==> wip/umber <==
==> flow/design.v <==
module pokey_advanced (
    input clk,               
    input enable_179mhz,     
    input reset_n,           
    input [3:0] addr,        
    input [7:0] din,         
    input we,                
    output reg audio_pwm     
);
    reg [7:0] audf [0:3];  
    reg [7:0] audc [0:3];  
    reg [7:0] audctl;      
    reg [3:0]  poly4;
    reg [4:0]  poly5;
    reg [16:0] poly17; 
    reg [15:0] counter [0:3]; 
    reg [3:0]  chan_out;    
    reg [4:0] count_64k;    
    reg [6:0] count_15k;    
    reg tick_64khz;
    reg tick_15khz;
    always @(posedge clk) begin
        tick_64khz <= 0;
        tick_15khz <= 0;
        if (!reset_n) begin
            count_64k <= 0;
            count_15k <= 0;
        end else if (enable_179mhz) begin
            if (count_64k == 27) begin  
                count_64k <= 0;
                tick_64khz <= 1;
            end else begin
                count_64k <= count_64k + 1;
            end
            if (count_15k == 113) begin  
                count_15k <= 0;
                tick_15khz <= 1;
            end else begin
                count_15k <= count_15k + 1;
            end
        end
    end
    always @(posedge clk) begin
        if (!reset_n) begin
            audctl <= 0;
            audc[0]<=0; audc[1]<=0; audc[2]<=0; audc[3]<=0;
            audf[0]<=0; audf[1]<=0; audf[2]<=0; audf[3]<=0;
        end else if (we) begin
            case (addr)
                0: audf[0] <= din;
                1: audc[0] <= din;
                2: audf[1] <= din;
                3: audc[1] <= din;
                4: audf[2] <= din;
                5: audc[2] <= din;
                6: audf[3] <= din;
                7: audc[3] <= din;
                8: audctl <= din;
            endcase
        end
    end
    wire p4_next = !(poly4[3] ^ poly4[2]);
    wire p5_next = !(poly5[4] ^ poly5[2]);
    wire p17_next = !(poly17[16] ^ poly17[4]);
    always @(posedge clk) begin
        if (!reset_n) begin
            poly4 <= 4'b1011;
            poly5 <= 5'b10101;
            poly17 <= 17'b10101010101010101;
        end else if (enable_179mhz) begin
            poly4 <= {poly4[2:0], p4_next};
            poly5 <= {poly5[3:0], p5_next};
            poly17 <= {poly17[15:0], p17_next};
        end
    end
    wire link_12 = audctl[4];
    wire link_34 = audctl[3];
    wire use_15khz = audctl[0];  
    integer i;
    reg channel_tick;  
    always @(posedge clk) begin
        if (!reset_n) begin
            counter[0] <= 0; counter[1] <= 0; counter[2] <= 0; counter[3] <= 0;
            chan_out <= 0;
        end else
        for (i=0; i<4; i=i+1) begin
            channel_tick = (use_15khz) ? tick_15khz : tick_64khz;
            if (i == 0 && audctl[6]) channel_tick = enable_179mhz;
            if (i == 2 && audctl[5]) channel_tick = enable_179mhz;
            if (channel_tick) begin
                if (!((i==1 && link_12) || (i==3 && link_34))) begin
                    if (counter[i] == 0) begin
                        if (i==0 && link_12) 
                            counter[i] <= {audf[1], audf[0]}; 
                        else if (i==2 && link_34) 
                            counter[i] <= {audf[3], audf[2]}; 
                        else 
                            counter[i] <= audf[i];
                        case (audc[i][7:5])
                            3'b000: chan_out[i] <= poly17[16] && poly5[4];  
                            3'b001: chan_out[i] <= poly5[4];                
                            3'b010: chan_out[i] <= poly17[16] && poly5[4]; 
                            3'b011: chan_out[i] <= poly5[4];               
                            3'b100: chan_out[i] <= poly17[16];              
                            3'b101: chan_out[i] <= ~chan_out[i];            
                            3'b110: chan_out[i] <= poly17[16];             
                            3'b111: chan_out[i] <= ~chan_out[i];            
                        endcase
                    end else begin
                        counter[i] <= counter[i] - 1;
                    end
                end
            end
        end
    end
    reg [5:0] mixed_audio; 
    integer k;
    always @(*) begin
        mixed_audio = 0;
        for (k=0; k<4; k=k+1) begin
            if (chan_out[k]) begin
                mixed_audio = mixed_audio + audc[k][3:0];
            end
        end
    end
    reg [5:0] pwm_counter;
    always @(posedge clk) begin
        if (!reset_n) begin
            pwm_counter <= 0;
            audio_pwm <= 0;
        end else begin
            pwm_counter <= pwm_counter + 1;
            audio_pwm <= (pwm_counter < mixed_audio);
        end
    end
endmodule
==> flow/run.sh <==
#!/bin/bash
# the make line also repeats each setting of config.mk as NAME=value (left out here)
make -C /OpenROAD-flow-scripts/flow DESIGN_CONFIG=/design/flow/config.mk WORK_HOME=/design/flow/orfs CLKGATE_MAP_FILE= finish
==> flow/config.mk <==
export PLATFORM = sky130hd
export DESIGN_NAME = pokey_advanced
export DESIGN_NICKNAME = pokey_advanced
export VERILOG_FILES = /design/flow/design.v
export SDC_FILE = /design/flow/constraint.sdc
export NUM_CORES = 4
export LEC_CHECK = 0
export ABC_AREA = 0
export CAP_MARGIN = 15
export CELL_PAD_IN_SITES_GLOBAL_PLACEMENT = 1
export CORE_ASPECT_RATIO = 0.88
export CORE_MARGIN = 7
export CORE_UTILIZATION = 18
export CTS_CLUSTER_SIZE = 52
export GPL_ROUTABILITY_DRIVEN = 0
export GPL_TIMING_DRIVEN = 1
export MAX_ROUTING_LAYER = met5
export MIN_ROUTING_LAYER = met1
export PLACE_DENSITY_LB_ADDON = 0.15
export SETUP_SLACK_MARGIN = 0.4
export SLEW_MARGIN = 10
==> flow/constraint.sdc <==
create_clock -name core_clock -period 3.75 [get_ports {clk}]
set_input_delay 0.7500 -clock core_clock [delete_from_list [all_inputs] [get_ports {clk}]]
set_output_delay 0.7500 -clock core_clock [all_outputs]
set_load 0.01 [all_outputs]
==> inputs of wip/fjord, as changes to wip/umber <==
==> flow/config.mk (replaced) <==
export PLATFORM = sky130hd
export DESIGN_NAME = pokey_advanced
export DESIGN_NICKNAME = pokey_advanced
export VERILOG_FILES = /design/flow/design.v
export SDC_FILE = /design/flow/constraint.sdc
export NUM_CORES = 4
export LEC_CHECK = 0
export ABC_AREA = 0
export CAP_MARGIN = 35
export CORE_ASPECT_RATIO = 1.27
export CORE_MARGIN = 7
export CORE_UTILIZATION = 32
export CTS_CLUSTER_DIAMETER = 173
export CTS_CLUSTER_SIZE = 94
export MAX_ROUTING_LAYER = met5
export MIN_ROUTING_LAYER = met1
export PLACE_DENSITY_LB_ADDON = 0.15
export SETUP_SLACK_MARGIN = 0.1
export SLEW_MARGIN = 20
export TNS_END_PERCENT = 25
==> flow/constraint.sdc (replaced) <==
create_clock -name core_clock -period 3.89 [get_ports {clk}]
set_input_delay 0.7780 -clock core_clock [delete_from_list [all_inputs] [get_ports {clk}]]
set_output_delay 0.7780 -clock core_clock [all_outputs]
set_load 0.01 [all_outputs]
==> inputs of wip/tundra, as changes to wip/umber <==
==> flow/config.mk (replaced) <==
export PLATFORM = sky130hd
export DESIGN_NAME = pokey_advanced
export DESIGN_NICKNAME = pokey_advanced
export VERILOG_FILES = /design/flow/design.v
export SDC_FILE = /design/flow/constraint.sdc
export NUM_CORES = 4
export LEC_CHECK = 0
export ABC_AREA = 1
export CAP_MARGIN = 0
export CORE_ASPECT_RATIO = 1.27
export CORE_MARGIN = 2
export CORE_UTILIZATION = 72
export CTS_CLUSTER_DIAMETER = 129
export CTS_CLUSTER_SIZE = 29
export MAX_ROUTING_LAYER = met5
export MIN_ROUTING_LAYER = met1
export PLACE_DENSITY_LB_ADDON = 0.15
export SETUP_SLACK_MARGIN = 0.82
export SLEW_MARGIN = 20
==> flow/constraint.sdc (replaced) <==
create_clock -name core_clock -period 2.89 [get_ports {clk}]
set_input_delay 0.5780 -clock core_clock [delete_from_list [all_inputs] [get_ports {clk}]]
set_output_delay 0.5780 -clock core_clock [all_outputs]
set_load 0.01 [all_outputs]
==> comparison table <==
Met3 capacity usage during global routing: wip/tundra 6.70%; wip/umber 2.28%; wip/fjord 2.58%
Yosys Instances: wip/tundra 1342; wip/umber 978; wip/fjord 978
Post-Synthesis Cells: wip/tundra 1342; wip/umber 978; wip/fjord 978
Met2 routing resource usage after global routing: wip/tundra 60.4%; wip/umber 14.9%; wip/fjord 22.8%
Clock Power Share: wip/tundra 41.4%; wip/umber 47.6%; wip/fjord 45.7%
Data arrival at the endpoint of the critical path: wip/tundra 3.89 ns; wip/umber 4.61 ns; wip/fjord 4.65 ns
#MultiIn Comb: wip/tundra 968; wip/umber 725; wip/fjord 725
Area fraction in full adders, half adders and majority gates: wip/tundra 4.56%; wip/umber 4.94%; wip/fjord 4.94%
Worst-path maximum fanout: wip/tundra 6; wip/umber 4; wip/fjord 4
Data-path buffer share of cell area in the final layout: wip/tundra 4.14%; wip/umber 4.60%; wip/fjord 4.05%
Run status: wip/tundra finished with violations; wip/umber finished with violations; wip/fjord finished with violations
Layout check failures: wip/tundra negative setup slack; wip/umber negative setup slack; wip/fjord negative setup slack
Utilization of the core after routing: wip/tundra 83.2%; wip/umber 21.9%; wip/fjord 37.2%
Met1 usage: wip/tundra 40.8%; wip/umber 13.5%; wip/fjord 17.6%
Sequential share of cell area: wip/tundra 33.6%; wip/umber 33.7%; wip/fjord 35.3%
Area of all sequential standard cells: wip/tundra 0.00345 mm²; wip/umber 0.00344 mm²; wip/fjord 0.00345 mm²
Maximum clock skew at final layout: wip/tundra 0.00903 ns; wip/umber 0.0135 ns; wip/fjord 0.00660 ns
Share of the clock period used by the worst path after layout: wip/tundra 122%; wip/umber 113%; wip/fjord 110%
Count of nets after finishing: wip/tundra 1423; wip/umber 1041; wip/fjord 1031
Mux cell area share after synthesis: wip/tundra 0%; wip/umber 11.4%; wip/fjord 11.4%
Pin count of the biggest net entering global routing: wip/tundra 47; wip/umber 49; wip/fjord 63
Post-synth design cell area: wip/tundra 0.00900 mm²; wip/umber 0.00852 mm²; wip/fjord 0.00852 mm²
Final Wtd Congestion: wip/tundra 0.960; wip/umber -; wip/fjord 0.786
Maximum resistive drop on vdd: wip/tundra 0.000569 V; wip/umber 0.000336 V; wip/fjord 0.000282 V
Number of cells on the worst reg-to-reg path: wip/tundra 27; wip/umber 22; wip/fjord 22
Sequential group power: wip/tundra 2490 µW; wip/umber 1890 µW; wip/fjord 1830 µW
Yosys top cell area share: wip/tundra 38.3%; wip/umber 40.4%; wip/fjord 40.4%
Met2 layer wire length in the routed design: wip/tundra 11800 µm; wip/umber 11100 µm; wip/fjord 10100 µm
Power is estimated from default activity; no workload was simulated.
